==> v32 <==
## gemm_mem
module gemm_mem(
  input wire clk,
  input wire rst,
  input wire out_rdy,
  input wire v0__read_req_rdy,
  input wire [31:0] v0__read_resp,
  input wire v0__read_resp_vld,
  input wire v0__write_completion_vld,
  input wire v0__write_req_rdy,
  input wire [31:0] v0_in,
  input wire v0_in_vld,
  input wire v1__read_req_rdy,
  input wire [31:0] v1__read_resp,
  input wire v1__read_resp_vld,
  input wire v1__write_completion_vld,
  input wire v1__write_req_rdy,
  input wire [31:0] v1_in,
  input wire v1_in_vld,
  input wire [31:0] C_rd_data,
  output wire [31:0] out,
  output wire out_vld,
  output wire [3:0] v0__read_req,
  output wire v0__read_req_vld,
  output wire v0__read_resp_rdy,
  output wire v0__write_completion_rdy,
  output wire [35:0] v0__write_req,
  output wire v0__write_req_vld,
  output wire v0_in_rdy,
  output wire [3:0] v1__read_req,
  output wire v1__read_req_vld,
  output wire v1__read_resp_rdy,
  output wire v1__write_completion_rdy,
  output wire [35:0] v1__write_req,
  output wire v1__write_req_vld,
  output wire v1_in_rdy,
  output wire [3:0] C_rd_addr,
  output wire C_rd_en,
  output wire [3:0] C_wr_addr,
  output wire [31:0] C_wr_data,
  output wire C_wr_en
);
export LEC_CHECK = 0
export ABC_AREA = 1
export CAP_MARGIN = 35
export CELL_PAD_IN_SITES_DETAIL_PLACEMENT = 1
export CELL_PAD_IN_SITES_GLOBAL_PLACEMENT = 1
export CORE_MARGIN = 4
export CORE_UTILIZATION = 62
export GPL_TIMING_DRIVEN = 1
export MIN_ROUTING_LAYER = met2
export PLACE_DENSITY_LB_ADDON = 0.1
export SLEW_MARGIN = 30
export TNS_END_PERCENT = 90
create_clock -name core_clock -period 8.85 [get_ports {clk}]
run.sh (not shown) runs the stock make flow with config.mk's settings and CLKGATE_MAP_FILE=.
==> v31 (differences from v32) <==
==> flow/config.mk (replaced) <==
export PLATFORM = sky130hd
export DESIGN_NAME = gemm_mem
export DESIGN_NICKNAME = gemm_mem
export VERILOG_FILES = /design/flow/design.v
export SDC_FILE = /design/flow/constraint.sdc
export NUM_CORES = 4
export LEC_CHECK = 0
export ABC_AREA = 1
export CAP_MARGIN = 20
export CORE_MARGIN = 2
export CORE_UTILIZATION = 72
export PLACE_DENSITY = 0.75
export SLEW_MARGIN = 20
==> flow/constraint.sdc (replaced) <==
create_clock -name core_clock -period 5.53 [get_ports {clk}]
set_input_delay 1.1060 -clock core_clock [delete_from_list [all_inputs] [get_ports {clk}]]
set_output_delay 1.1060 -clock core_clock [all_outputs]
set_load 0.01 [all_outputs]
==> v24 (differences from v32) <==
==> flow/config.mk (replaced) <==
export PLATFORM = sky130hd
export DESIGN_NAME = gemm_mem
export DESIGN_NICKNAME = gemm_mem
export VERILOG_FILES = /design/flow/design.v
export SDC_FILE = /design/flow/constraint.sdc
export NUM_CORES = 4
export LEC_CHECK = 0
export ABC_AREA = 1
export CAP_MARGIN = 20
export CORE_MARGIN = 2
export CORE_UTILIZATION = 71
export MAX_ROUTING_LAYER = met4
export PLACE_DENSITY = 0.78
export SLEW_MARGIN = 20
==> flow/constraint.sdc (replaced) <==
create_clock -name core_clock -period 6.4 [get_ports {clk}]
set_input_delay 1.2800 -clock core_clock [delete_from_list [all_inputs] [get_ports {clk}]]
set_output_delay 1.2800 -clock core_clock [all_outputs]
set_load 0.01 [all_outputs]
==> comparison table <==
                                                                                v32                         v24                         v31
Initial Utilization                                                           63.0%                       71.8%                       73.3%
Status                                                    aborted with a tool error  complete, but fails checks   aborted with a tool error
Failing step                                                           3_3_place_gp                           -                     5_1_grt
Violated checks                                                                   -        negative setup slack                           -
Placed cell count                                                                 -                        5066                        5120
Total core area                                                           47800 µm²                   41900 µm²                   41100 µm²
Buffers from clock root to sink, at most                                          -                           3                           3
Post-Place Worst Slack                                                            -                     -278 ps                    -1260 ps
Total Die Area                                                            52200 µm²                   44100 µm²                   43500 µm²
Buffer cell driving the clock tree root                                           -  sky130_fd_sc_hd__clkbuf_16  sky130_fd_sc_hd__clkbuf_16
Post-cts sizing count                                                             -                          54                         233
Horizontal die size                                                          228 µm                      210 µm                      209 µm
CTS HTree Levels                                                                  -                           1                           1
Number of buffers added by the clock tree synthesis step                          -                          27                          28
Placement Cell Area                                                               -                   35200 µm²                   36000 µm²
Total setup buffers inserted after CTS                                            -                           0                          52
Count of standard-cell rows                                                      80                          75                          74
Number of hold buffers added after CTS                                            -                           0                           0
IO buf count                                                                      -                         337                         337
Routability congestion estimate from global placement                             -                        1.00                       0.962

---

==> inputs of wip/onyx <==
gemm_mem again, from the RTL that the note above started with.
// gemm_mem
module gemm_mem(
  input wire clk,
  input wire rst,
  input wire out_rdy,
  input wire v0__read_req_rdy,
  input wire [31:0] v0__read_resp,
  input wire v0__read_resp_vld,
  input wire v0__write_completion_vld,
  input wire v0__write_req_rdy,
  input wire [31:0] v0_in,
  input wire v0_in_vld,
  input wire v1__read_req_rdy,
  input wire [31:0] v1__read_resp,
  input wire v1__read_resp_vld,
  input wire v1__write_completion_vld,
  input wire v1__write_req_rdy,
  input wire [31:0] v1_in,
  input wire v1_in_vld,
  input wire [31:0] C_rd_data,
  output wire [31:0] out,
  output wire out_vld,
  output wire [3:0] v0__read_req,
  output wire v0__read_req_vld,
  output wire v0__read_resp_rdy,
  output wire v0__write_completion_rdy,
  output wire [35:0] v0__write_req,
  output wire v0__write_req_vld,
  output wire v0_in_rdy,
  output wire [3:0] v1__read_req,
  output wire v1__read_req_vld,
  output wire v1__read_resp_rdy,
  output wire v1__write_completion_rdy,
  output wire [35:0] v1__write_req,
  output wire v1__write_req_vld,
  output wire v1_in_rdy,
  output wire [3:0] C_rd_addr,
  output wire C_rd_en,
  output wire [3:0] C_wr_addr,
  output wire [31:0] C_wr_data,
  output wire C_wr_en
);
==> flow/config.mk <==
export PLATFORM = sky130hd
export DESIGN_NAME = gemm_mem
export DESIGN_NICKNAME = gemm_mem
export VERILOG_FILES = /design/flow/design.v
export SDC_FILE = /design/flow/constraint.sdc
export NUM_CORES = 4
export LEC_CHECK = 0
export ABC_AREA = 1
export CAP_MARGIN = 20
export CORE_MARGIN = 2
export CORE_UTILIZATION = 70
export MAX_ROUTING_LAYER = met4
export SLEW_MARGIN = 20
==> flow/constraint.sdc <==
create_clock -name core_clock -period 5.43 [get_ports {clk}]
set_input_delay 1.0860 -clock core_clock [delete_from_list [all_inputs] [get_ports {clk}]]
set_output_delay 1.0860 -clock core_clock [all_outputs]
set_load 0.01 [all_outputs]
==> wip/garnet (differences from wip/onyx) <==
Settings changed: CORE_ASPECT_RATIO from default to 0.96, CORE_UTILIZATION 70 to 66, CTS_CLUSTER_DIAMETER from default to 29.
==> flow/constraint.sdc (replaced) <==
create_clock -name core_clock -period 12.2 [get_ports {clk}]
set_input_delay 2.4400 -clock core_clock [delete_from_list [all_inputs] [get_ports {clk}]]
set_output_delay 2.4400 -clock core_clock [all_outputs]
set_load 0.01 [all_outputs]
==> wip/raven (differences from wip/onyx) <==
Settings changed: ABC_AREA 1 to default, CORE_UTILIZATION 70 to 58, MAX_ROUTING_LAYER met4 to default.
==> flow/constraint.sdc (replaced) <==
create_clock -name core_clock -period 4.66 [get_ports {clk}]
set_input_delay 0.9320 -clock core_clock [delete_from_list [all_inputs] [get_ports {clk}]]
set_output_delay 0.9320 -clock core_clock [all_outputs]
set_load 0.01 [all_outputs]
==> wip/lagoon (differences from wip/onyx) <==
Settings changed: ABC_AREA 1 to default, CORE_UTILIZATION 70 to 65.
==> flow/constraint.sdc (replaced) <==
create_clock -name core_clock -period 6.2 [get_ports {clk}]
set_input_delay 1.2400 -clock core_clock [delete_from_list [all_inputs] [get_ports {clk}]]
set_output_delay 1.2400 -clock core_clock [all_outputs]
set_load 0.01 [all_outputs]
==> comparison <==
- wip/garnet passed the timing, design-rule and antenna checks. wip/onyx finished but fails on negative setup slack. wip/raven produced a layout that fails on negative setup slack. wip/lagoon reached the layout checks and failed them: negative setup slack.
- Core utilization, highest first: wip/onyx, wip/lagoon, wip/garnet, wip/raven.
- Of wip/lagoon and wip/onyx, wip/onyx has the higher final area (gap about 4.4%, measured against wip/onyx).
- Via count: wip/onyx > wip/garnet > wip/lagoon > wip/raven.
- The highest worst hold slack belongs to wip/lagoon, the lowest to wip/raven.
- Total power: wip/raven > wip/onyx > wip/lagoon > wip/garnet.
Power and IR drop assume default switching activity.
